Setup of run 1:
==> flow/design.v (excerpt) <==
module pp_buffer_wrapper #(
    parameter BRAM0_DEPTH = 32,
    parameter BRAM0_DW = 64,
    parameter BRAM1_DEPTH = 32,
    parameter BRAM1_DW = 64,
    parameter BURST_LEN_WIDTH = 8,
    parameter NUM_BURST_WIDTH = 8,
    parameter DDR_ADDR_WIDTH = 29,
    parameter DDR_DW = 64,
    parameter BRAM0_ADDR_WIDTH = $clog2(BRAM0_DEPTH),
    parameter BRAM1_ADDR_WIDTH = $clog2(BRAM1_DEPTH)
)
(
    input clk,
    input rst_n,
    input rd_start,
    input [BURST_LEN_WIDTH - 1 : 0] rd_burst_len,
    input [NUM_BURST_WIDTH - 1 : 0] rd_num_burst,
    input [DDR_ADDR_WIDTH - 1 : 0] rd_start_addr,    
    output rd_ready,
    output rd_done,
    input [BRAM0_ADDR_WIDTH - 1 : 0] rd_start_bram_addr,
    input bram0_r_en,
    input bram1_r_en,
    output [BRAM0_DW - 1 : 0] bram0_rdata,
    output [BRAM1_DW - 1 : 0] bram1_rdata,
    input [BRAM0_ADDR_WIDTH - 1 : 0] bram0_r_addr,
    input [BRAM1_ADDR_WIDTH - 1 : 0] bram1_r_addr,
    output [3: 0] m_axi_arid,
    output [DDR_ADDR_WIDTH - 1 : 0] m_axi_araddr,
    output [BURST_LEN_WIDTH - 1 : 0] m_axi_arlen,
    output [2 : 0] m_axi_arsize,
    output [1 : 0] m_axi_arburst,
    output         m_axi_arlock,
    output [3 : 0] m_axi_arcache,
    output [2 : 0] m_axi_arprot,
    output [3 : 0] m_axi_arqos,
    output         m_axi_arvalid,
    input          m_axi_arready,
    output m_axi_rready,
    input m_axi_rlast,
    input m_axi_rvalid,
    input [1 : 0] m_axi_rresp,
    input [3 : 0] m_axi_rid,
    input [DDR_DW - 1 : 0] m_axi_rdata
);
reg [1 : 0] d2b_active_bram;  
  ...
For scale: about 0.17 mm^2 of cells after synthesis.
Settings: LEC_CHECK=0, ABC_AREA=1, CAP_MARGIN=20, CORE_MARGIN=2, CORE_UTILIZATION=72, CTS_CLUSTER_DIAMETER=381, CTS_CLUSTER_SIZE=14, PLACE_DENSITY_LB_ADDON=0.07, SLEW_MARGIN=20, TNS_END_PERCENT=75; clock period 1.88 ns.
run.sh (not shown) runs the stock make flow with config.mk's settings and CLKGATE_MAP_FILE=.
The flow completed for run 1, but it is not clean: the layout still shows setup timing.
Inputs modified between run 1 and run 2:
# run 1
export LEC_CHECK = 0
export ABC_AREA = 1
export CAP_MARGIN = 20
export CORE_MARGIN = 2
export CORE_UTILIZATION = 72
export CTS_CLUSTER_DIAMETER = 381
export CTS_CLUSTER_SIZE = 14
export PLACE_DENSITY_LB_ADDON = 0.07
export SLEW_MARGIN = 20
export TNS_END_PERCENT = 75
create_clock -name core_clock -period 1.88 [get_ports {clk}]
# run 2
export LEC_CHECK = 0
export CAP_MARGIN = 20
export CORE_MARGIN = 2
export CORE_UTILIZATION = 61
export SETUP_SLACK_MARGIN = 0.59
export SLEW_MARGIN = 20
export TNS_END_PERCENT = 5
create_clock -name core_clock -period 2.2 [get_ports {clk}]
The flow completed for run 2, but it is not clean: the layout still shows setup timing.
Run 1 has a higher number of buffers inserted by post-CTS setup repair than run 2.
On sequential share of layout area: run 2 sits above run 1.
Sum of routed wire length over all layers: run 2 < run 1
Internal power on run 2 is behind run 1.
Going from run 1 to run 2, switching power total grew by more than a quarter.
Run 2: total design power higher than run 1
Comparing run 2 and run 1, the higher share of cell area taken by muxes after synthesis is on run 2.
Compared with run 1, in run 2 area fraction in full adders, half adders and majority gates held steady, net count reported at finish shrank by about 40%, tap cell count grew by 13%, cell row count grew by 12.
#### Input delta (run 3 over run 2)
# run 2
export LEC_CHECK = 0
export CAP_MARGIN = 20
export CORE_MARGIN = 2
export CORE_UTILIZATION = 61
export SETUP_SLACK_MARGIN = 0.59
export SLEW_MARGIN = 20
export TNS_END_PERCENT = 5
create_clock -name core_clock -period 2.2 [get_ports {clk}]
# run 3
export LEC_CHECK = 0
export CAP_MARGIN = 20
export CORE_MARGIN = 2
export CORE_UTILIZATION = 72
export CTS_CLUSTER_SIZE = 14
export SLEW_MARGIN = 20
create_clock -name core_clock -period 1.93 [get_ports {clk}]
- Run 3: flow complete, layout not clean; failing: setup timing
- Of run 2 and run 3, run 2 shows the lower sequential share of layout area, with run 3 above it.
- [compare] base=run 2 new=run 3: layout overhead on the synthesized area lower; transition time of the tightest slew-check pin higher; total power divided by cell area higher.
- Note that the number of fillers in the final layout recorded for run 2 amounts to 2.0 times the value seen in run 3.
- Run 2 has a higher setup slack of the critical path after layout than run 3.
- Final core utilization for run 3: 13 points up relative to run 2
- Min hold slack across run 2 and run 3: run 3
- Core footprint: run 3 better than run 2
What run 4 does differently from run 3 at the input level:
# run 3
export LEC_CHECK = 0
export CAP_MARGIN = 20
export CORE_MARGIN = 2
export CORE_UTILIZATION = 72
export CTS_CLUSTER_SIZE = 14
export SLEW_MARGIN = 20
create_clock -name core_clock -period 1.93 [get_ports {clk}]
# run 4
export LEC_CHECK = 0
export CAP_MARGIN = 20
export CORE_MARGIN = 2
export CORE_UTILIZATION = 40
export PLACE_DENSITY = 0.6
export SLEW_MARGIN = 20
create_clock -name core_clock -period 3.39 [get_ports {clk}]
## What came out
Status for run 4 and run 3: clean finish in run 4 only. Nothing crashed in run 3 and all stages finished; the problem is that the final layout failed, the offending checks being setup timing. Compared with run 3, run 4 shows a lower period utilization. Between run 4 and run 3, the difference in sequential cell count of the final layout is negligible. As far as synthesized cell count goes, run 4 and run 3 are indistinguishable; the numbers are identical. Run 4 vs run 3 — post-synthesis to final-layout area growth dropped 4.6 points. In run 4, sum of net half-perimeters after detailed placement is lower than in run 3. Run 4 vs. run 3: source-to-sink clock delay at the later pin of the worst-skew pair higher, core utilization moved down.
Power and IR drop assume default switching activity.
